## alpha
// array_mult_top
module array_mult_top (
    input             clk,
    input      [15:0] a,
    input      [15:0] b,
    output reg [31:0] p
);
Size: ~680 cells after synthesis, ~64 flip-flops, ~65 I/O pins, about 0.0082 sq mm of cells after synthesis.
make LEC_CHECK=0 CAP_MARGIN=20 CELL_PAD_IN_SITES_DETAIL_PLACEMENT=2 CELL_PAD_IN_SITES_GLOBAL_PLACEMENT=1 CORE_MARGIN=2 CORE_UTILIZATION=40 CTS_CLUSTER_SIZE=98 MAX_ROUTING_LAYER=met4 PLACE_DENSITY=0.56 SETUP_SLACK_MARGIN=0.73 SLEW_MARGIN=40 finish   # period 20.0 ns
run.sh (not shown) runs the stock make flow with config.mk's settings and CLKGATE_MAP_FILE=.
In summary, alpha completed successfully, with a layout that passed the timing, DRC and antenna checks.
Inputs modified between alpha and beta:
- GPL_TIMING_DRIVEN now 1, previously not set
- CTS_CLUSTER_SIZE now 100, was 98
- ABC_AREA now 0, previously not set
- CELL_PAD_IN_SITES_DETAIL_PLACEMENT no longer set, was 2
- CTS_CLUSTER_DIAMETER now 322, previously not set
- SETUP_SLACK_MARGIN no longer set, was 0.73
- TNS_END_PERCENT now 20, previously not set
- SLEW_MARGIN now 20, was 40
- MAX_ROUTING_LAYER no longer set, was met4
- CORE_UTILIZATION now 31, was 40
- CELL_PAD_IN_SITES_GLOBAL_PLACEMENT no longer set, was 1
- PLACE_DENSITY now 0.6, was 0.56
Going from alpha to beta, the global routing usage on met3 was found to have gone down by 1.1 points. Area of the core, beta vs alpha: up by more than a quarter. The post-CTS setup repair buffer count in beta sits 3 below the value recorded for alpha. beta does worse than alpha on final period demand of the worst path. beta: final instance area lower than alpha. In the flow results for beta and alpha, the global-route usage is smaller on beta. Relative to alpha, total number of vias has gone down in beta.
The inputs of gamma differ from those of beta as listed below.
- a deleted PLACE_DENSITY that had been 0.6
- a deleted CTS_CLUSTER_DIAMETER that had been 322
- a deleted CTS_CLUSTER_SIZE that had been 100
- an added CELL_PAD_IN_SITES_DETAIL_PLACEMENT of 2
- a deleted GPL_TIMING_DRIVEN that had been 1
- a change of CORE_UTILIZATION from 31 to 40
- a deleted TNS_END_PERCENT that had been 20
- a deleted ABC_AREA that had been 0
- an added CORE_ASPECT_RATIO of 1.92
==> results <==
Count of buffers not belonging to the clock network in the layout in gamma vs beta: up 2
Of gamma and beta, it is gamma that has the higher shortest clock period the worst path allows after layout.
gamma: total wire length higher than beta
Looking at number of buffers inserted by post-CTS setup repair across beta and gamma, the one that comes out lower is beta.
Diff beta..gamma | worst clock skew | negligible
Compared with beta, in gamma total number of tap cells went down by 76, logic share of the area went up 0.68 points, worst path setup slack after routing decreased 350 ps, global router's overall resource usage up 12 points, first-pass GRT wire length rose by 12000 um.
## Diff of input files: delta against gamma
- an added TNS_END_PERCENT of 20
- a change of CORE_UTILIZATION from 40 to 53
- an added GPL_TIMING_DRIVEN of 1
- an added CTS_CLUSTER_DIAMETER of 156
- an added PLACE_DENSITY of 0.6
- an added ABC_AREA of 1
- an added CTS_CLUSTER_SIZE of 100
- a change of CORE_ASPECT_RATIO from 1.92 to 0.5
- a deleted CELL_PAD_IN_SITES_DETAIL_PLACEMENT that had been 2
--- outcome ---
The synthesized cell count in delta sits 256 above the value recorded for gamma.
delta against gamma; critical path depth is up by a few percent.
Comparing the two runs side by side, delta comes out ahead of gamma on routed wire length.
The cell row count in gamma is 2.2 times that in delta.
Post-cts repair resize count in delta is 86 lower than in gamma
[inputs] epsilon vs delta
- removing ABC_AREA (formerly 1)
- changing CORE_UTILIZATION from 53 to 72
- removing GPL_TIMING_DRIVEN (formerly 1)
- setting SETUP_SLACK_MARGIN to 2.75 for the first time
- removing PLACE_DENSITY (formerly 0.6)
- changing CTS_CLUSTER_SIZE from 100 to 14
- removing CTS_CLUSTER_DIAMETER (formerly 156)
- removing CORE_ASPECT_RATIO (formerly 0.5)
- changing TNS_END_PERCENT from 20 to 5
- setting PLACE_DENSITY_LB_ADDON to 0.03 for the first time
epsilon — depth of the critical timing path with buffers and inverters included 3 higher, delta as reference
epsilon against delta: sequential share of cell area up 0.45 points, final hold slack down 77 ps.
From delta to epsilon the numbers moved as follows: global router's overall resource usage increased by 8.8 points relative to the old numbers, critical path's largest stage delay increased by 40 ps relative to the old numbers, global-route met1 utilization increased by 3.6 points relative to the old numbers.


== run A ==
Starting RTL as in the previous note.
Settings: LEC_CHECK=0, ABC_AREA=1, CAP_MARGIN=35, CELL_PAD_IN_SITES_DETAIL_PLACEMENT=2, CELL_PAD_IN_SITES_GLOBAL_PLACEMENT=3, CORE_MARGIN=9, CORE_UTILIZATION=15, CTS_CLUSTER_SIZE=98, MAX_ROUTING_LAYER=met4, PLACE_DENSITY=0.56, SETUP_SLACK_MARGIN=0.73, SLEW_MARGIN=10; clock period 20.0 ns.
Relative to run A, the following input files were edited for run B:
- removing CELL_PAD_IN_SITES_DETAIL_PLACEMENT (formerly 2)
- changing PLACE_DENSITY from 0.56 to 0.6
- removing MAX_ROUTING_LAYER (formerly met4)
- removing CTS_CLUSTER_SIZE (formerly 98)
- removing ABC_AREA (formerly 1)
- changing SETUP_SLACK_MARGIN from 0.73 to 2.75
- changing CAP_MARGIN from 35 to 20
- removing CELL_PAD_IN_SITES_GLOBAL_PLACEMENT (formerly 3)
- changing SLEW_MARGIN from 10 to 20
- changing CORE_MARGIN from 9 to 2
- changing CORE_UTILIZATION from 15 to 68
- setting TNS_END_PERCENT to 5 for the first time
==> results <==
No run among run B and run A stopped early or left any final violation; all are clean. Summary of run B over run A: synthesized area went down 7.5%; count of max-cap constraint violations held; number of cells in the finished layout apart from fillers went down about 50%; logic area went up 500 sq um. Min die area across run B and run A: run B. Looking at number of non-clock inverters in the layout across run B and run A, the one that comes out higher is run A. Run B vs run A — wire length per cell rose about 30%. Run B improves on run A in worst hold slack. When the final numbers for run B and run A were put side by side, the post-placement cell count turned out to be smaller in run B. For number of nets in the layout, dividing the value from run A by the value from run B gives 1.2. Between run B and run A, the wire length is higher for run A.
What run C does differently from run B at the input level:
- clearing SETUP_SLACK_MARGIN, which used to be 2.75
- swapping 20 for 30 in SLEW_MARGIN
- swapping 5 for 10 in TNS_END_PERCENT
- clearing PLACE_DENSITY, which used to be 0.6
- swapping 68 for 40 in CORE_UTILIZATION
- putting CELL_PAD_IN_SITES_DETAIL_PLACEMENT at 2 where nothing was set
- putting CORE_ASPECT_RATIO at 1.18 where nothing was set
==> results <==
Relative to run B, final instance area has increased by 1.3% in run C.
Count of vias placed by the detailed router (run C vs. run B) increases by a little under 10%
From run B to run C the numbers moved as follows: wire length climbed 79%; utilization decreased 33 points; post-route fraction of the period consumed by the critical path grew by 4.2 points.
To summarise run C: no stage aborted, but the layout did not pass its checks, failing on setup timing.
Delta (run C minus run B): area of the chip increased by about 70% relative to the old numbers, share of cell area taken by flip-flops and latches decreased by 0.18 points relative to the old numbers.
Number of vias per cell: run B and run C compared, higher one is run B
The inputs of run D differ from those of run C as listed below.
- a deleted TNS_END_PERCENT that had been 10
- a deleted CORE_ASPECT_RATIO that had been 1.18
- an added PLACE_DENSITY of 0.6
- an added CTS_CLUSTER_SIZE of 53
- an added MAX_ROUTING_LAYER of met4
- an added SETUP_SLACK_MARGIN of 0.73
- an added CELL_PAD_IN_SITES_GLOBAL_PLACEMENT of 1
Notes after the runs:
Run D finished all stages; the layout is clean. Going from run C to run D, buffer count excluding the clock tree in the final layout shrank slightly. Going from run C to run D, logic depth of the worst register-to-register path rose 2; placement-stage worst setup slack increased 0.74 ns; combinational gate area climbed about 2%; starting utilization of the core area dropped 0.27 points.
Here is what was changed in the inputs of run E compared with run D.
- CTS_CLUSTER_DIAMETER newly set to 322
- MAX_ROUTING_LAYER removed (was met4)
- SLEW_MARGIN changed from 30 to 20
- GPL_TIMING_DRIVEN newly set to 1
- SETUP_SLACK_MARGIN removed (was 0.73)
- ABC_AREA newly set to 0
- CTS_CLUSTER_SIZE changed from 53 to 100
- CORE_ASPECT_RATIO newly set to 0.5
- CELL_PAD_IN_SITES_DETAIL_PLACEMENT removed (was 2)
- CORE_UTILIZATION changed from 40 to 53
- CELL_PAD_IN_SITES_GLOBAL_PLACEMENT removed (was 1)
- TNS_END_PERCENT newly set to 20
Notes after the runs:
- The final layout from run E, which completed every stage, passed the timing, DRC and antenna checks at the end of the flow.
- Per the comparison of run E with run D, count of plain and timing-repair buffers in the layout has decreased, post-route fraction of the period consumed by the critical path up 0.45 points.
- Run E ends up with higher count of clock-buffer cells in the layout than run D does.
- Going from run D to run E, final core utilization grows by 15 points.
- Diff run D and run E: floorplan row count lower in run E
- For the wire length of the first global-routing pass, run E came in 19% lower than run D did.
- Run E ended with less layout-stage area growth over the synthesis result than run D.
